## updateNeuron
module updateNeuron
(
	input						clk				,
	input						rst_n			,
	input						i_run			,
	input						i_init			,
	input						i_s_lern		,
	input						i_s_infr		,
	input signed 	[24:0]  	exc_current		,
	input signed 	[24:0]  	inh_current		,
	output 						o_s_init		,
	output						o_spike			,
	output						o_valid			,
	output			[4:0]		o_neuron_idx	,
	output			[49:0]		d_c				,
	output			[4:0]		addr_c			,
	output						ce_c			,
	output						we_c			,
	input			[49:0]		q_c				,
	output			[54:0]		d_m				,
	output			[4:0]		addr_m			,
	output						ce_m			,
	output						we_m			,
	input			[54:0]		q_m
);
wire 					s_idle					;
wire 					s_init					;
wire 					s_read					;
wire 					s_calc					;
wire 					s_wrte					;
wire 					s_done					;
reg 			[3:0] 	fsm						;
reg 			[2:0] 	c_state					;
reg 			[2:0] 	n_state					;
reg 			[4:0] 	neuron_idx				;
reg signed 		[24:0] 	exc_cur_buf				;
reg signed 		[24:0] 	inh_cur_buf				;
wire signed 	[24:0] 	c_ge					;
wire signed 	[24:0] 	c_gi					;
wire signed 	[24:0] 	c_vm					;
wire signed 	[24:0] 	c_vt					;
wire 					c_ref_check				;
wire 			[3:0] 	c_ref_count				;
wire signed 	[24:0] 	e_rest = 25'd5242880	;		 
wire signed 	[24:0] 	e_exc = 25'd6881280		;		 
wire signed 	[24:0] 	e_inh = 25'd3604480		;		 
wire signed 	[24:0] 	thresh_add  = 25'd11240	;	 
wire signed 	[24:0] 	inh_max = 25'd655360	;		 
reg signed 		[24:0] 	mult_1_in_1				;
reg signed 		[17:0] 	mult_1_in_2				;
reg signed 		[24:0] 	mult_2_in_1				;
reg signed 		[17:0] 	mult_2_in_2				;
reg signed 		[24:0] 	add_max					;	
reg signed 		[42:0] 	mult_1_out				;
reg signed 		[42:0] 	mult_2_out				;
reg signed 		[24:0] 	n_ge					;
reg signed 		[24:0] 	n_gi					;
reg signed 		[24:0] 	n_vm					;
reg signed 		[24:0] 	n_vt					;
reg 					n_ref_check				;
reg 			[3:0] 	n_ref_count				;
reg 					fire					;
localparam S_IDLE = 3'b000;
localparam S_READ = 3'b001;
  ...
For scale: roughly 5700 cells after synthesis, about 580 flip-flops, about 290 I/O pins.
clock: 8.99 ns
lec_check: 0
cap_margin: 20
core_margin: 2
core_utilization: 40
slew_margin: 20
run.sh (not shown) runs the stock make flow with config.mk's settings and CLKGATE_MAP_FILE=.
Edit:
- CORE_UTILIZATION: 40 -> 60
- SETUP_SLACK_MARGIN: unset -> 1.39
- clock period: 8.99 -> 5.28 ns (I/O delays scaled with it)
Outcome: This time the run produced a layout that fails on setup timing. Via count rose by 5.6%. First-iteration DRC count grows by 1.1%. Synthesized cell count is unchanged. Combinational power came out higher by 100%. Die area shrinks by 33%. Final cell count came out lower by 1.7%.


## run A
Starting RTL as in the previous note.
==> flow/design.v (excerpt) <==
module updateNeuron
(
	input						clk				,
	input						rst_n			,
	input						i_run			,
	input						i_init			,
	input						i_s_lern		,
	input						i_s_infr		,
	input signed 	[24:0]  	exc_current		,
	input signed 	[24:0]  	inh_current		,
	output 						o_s_init		,
	output						o_spike			,
	output						o_valid			,
	output			[4:0]		o_neuron_idx	,
	output			[49:0]		d_c				,
	output			[4:0]		addr_c			,
	output						ce_c			,
	output						we_c			,
	input			[49:0]		q_c				,
	output			[54:0]		d_m				,
	output			[4:0]		addr_m			,
	output						ce_m			,
	output						we_m			,
	input			[54:0]		q_m
);
clock: 10.6 ns
lec_check: 0
abc_area: 1
cap_margin: 0
cell_pad_in_sites_detail_placement: 1
cell_pad_in_sites_global_placement: 2
core_margin: 2
core_utilization: 56
cts_cluster_diameter: 335
gpl_routability_driven: 1
gpl_timing_driven: 1
max_routing_layer: met4
slew_margin: 20
tns_end_percent: 60
Run A did not make it past global placement without I/O, where a tool error ended it.
Here is what was changed in the inputs of run B compared with run A.
Settings: removing MAX_ROUTING_LAYER (formerly met4); removing CELL_PAD_IN_SITES_DETAIL_PLACEMENT (formerly 1); removing GPL_ROUTABILITY_DRIVEN (formerly 1); removing CELL_PAD_IN_SITES_GLOBAL_PLACEMENT (formerly 2); removing ABC_AREA (formerly 1); setting PLACE_DENSITY to 0.37 for the first time; removing CTS_CLUSTER_DIAMETER (formerly 335); changing CORE_UTILIZATION from 56 to 62; removing TNS_END_PERCENT (formerly 60); changing CAP_MARGIN from 0 to 20; removing GPL_TIMING_DRIVEN (formerly 1); changing the clock period (ns, I/O delays scaled along) from 10.6 to 7.01.
## What came out
Run B has completed all stages; timing, DRC and antenna checks passed.
Diff run A -> run B: synthesized cell count shows a reduction of about 27%; mux contribution to synthesized area went up 1.1 points; area of the synthesized netlist per yosys stat dropped about 8%.
Area fraction in and, or, nand and nor cells after synthesis down 5.8 points in run B wrt run A
Per the comparison of run B with run A, fraction of synthesized cell area in xor and xnor cells up 1.7 points; fraction of the yosys area taken by sequential cells up 2.0 points.
Edits applied to the flow inputs when going from run B to run C:
Settings: a deleted PLACE_DENSITY that had been 0.37; a change of CORE_UTILIZATION from 62 to 66; a change of the clock period (ns, I/O delays scaled along) from 7.01 to 5.76.
--- outcome ---
From the logs: run C reached the end of the flow and failed the layout checks with setup timing. Compared run C vs run B, and die outline height is down in run C. Summary of run C over run B: setup slack of the critical path after layout lower, via count of the first global-routing pass higher. Diff run C and run B: sequential share of layout area lower in run C. In run C the design area turned out about 6% higher than in run B. The global-route track usage on met3 reported for run C is greater than that of run B by 0.24 points. Run C vs run B: global-route usage up in run C.
For run D, these inputs were changed with respect to run C:
Settings: setting SETUP_SLACK_MARGIN to 1.22 for the first time; changing CORE_UTILIZATION from 66 to 61; changing the clock period (ns, I/O delays scaled along) from 5.76 to 4.8.
### Flow results
- Run D: flow complete, layout not clean; failing: setup timing
- In the reports for run D and run C, the smaller actual transition at the worst max-transition pin belongs to run D.
- Going from run C to run D, count of placed standard cells in the final layout, fillers left out grew by a few percent.
- Looking at routed wire length, run D sits 5.4% above run C.
- As far as number of I/O pins goes, run D and run C are indistinguishable; the numbers are identical.
- Met2 routed wirelength in run D vs run C: up about 4.4%
- On proportion of power drawn by the clock network: between run D and run C, it ends up higher for run C.
- Comparing run D and run C, multi-input combinational area share is higher on run C.
- Per the comparison of run D with run C, total power picked up an extra about 30%; final standard cell utilization of the core lost 2.3 points.
#### Input delta (run E over run D)
Settings: PLACE_DENSITY now 0.37, previously not set; TNS_END_PERCENT now 10, previously not set; CORE_UTILIZATION now 72, was 61; CTS_CLUSTER_DIAMETER now 372, previously not set; ABC_AREA now 1, previously not set; SETUP_SLACK_MARGIN no longer set, was 1.22; the clock period (ns, I/O delays scaled along) now 4.29, was 4.8.
Findings:
- Basic-gate share of the synthesized area counting and, or, nand and nor cells, run E and run D: higher on run E
- Note that the number of setup buffers added after CTS recorded for run D amounts to 2.1 times the value seen in run E.
- Synthesized cell count: run E higher than run D
- Run E did not make it past global routing, where a tool error ended it.
- On HPWL after detailed placement, run D beats run E.
### run E -> run F
Settings: a deleted ABC_AREA that had been 1; a deleted CTS_CLUSTER_DIAMETER that had been 372; a change of the clock period (ns, I/O delays scaled along) from 4.29 to 5.19.
## What came out
- Every stage of run F finished as expected; the final checks, on the other hand, flagged setup timing, which means the layout fails.
- Across both runs, sequential-to-total area share from yosys stat was higher for run F than for run E.
- What run F reported for unique cell type count in the Yosys netlist has to be multiplied by 0.67 to get the figure for run E.
- Note that the placeable core region recorded for run F amounts to 0.915 times the value seen in run E.
- Run F improves on run E in netlist area before placement.
- Post-CTS repair timing setup buffer count, run E and run F: higher on run E
- Measured against run F, the post-synth area from yosys stat of run E comes out at 1.08 times the reference value.
- Pre-placement core utilization, run E and run F: lower on run E
Power figures rest on the tool's default switching activity, not on a simulated workload.
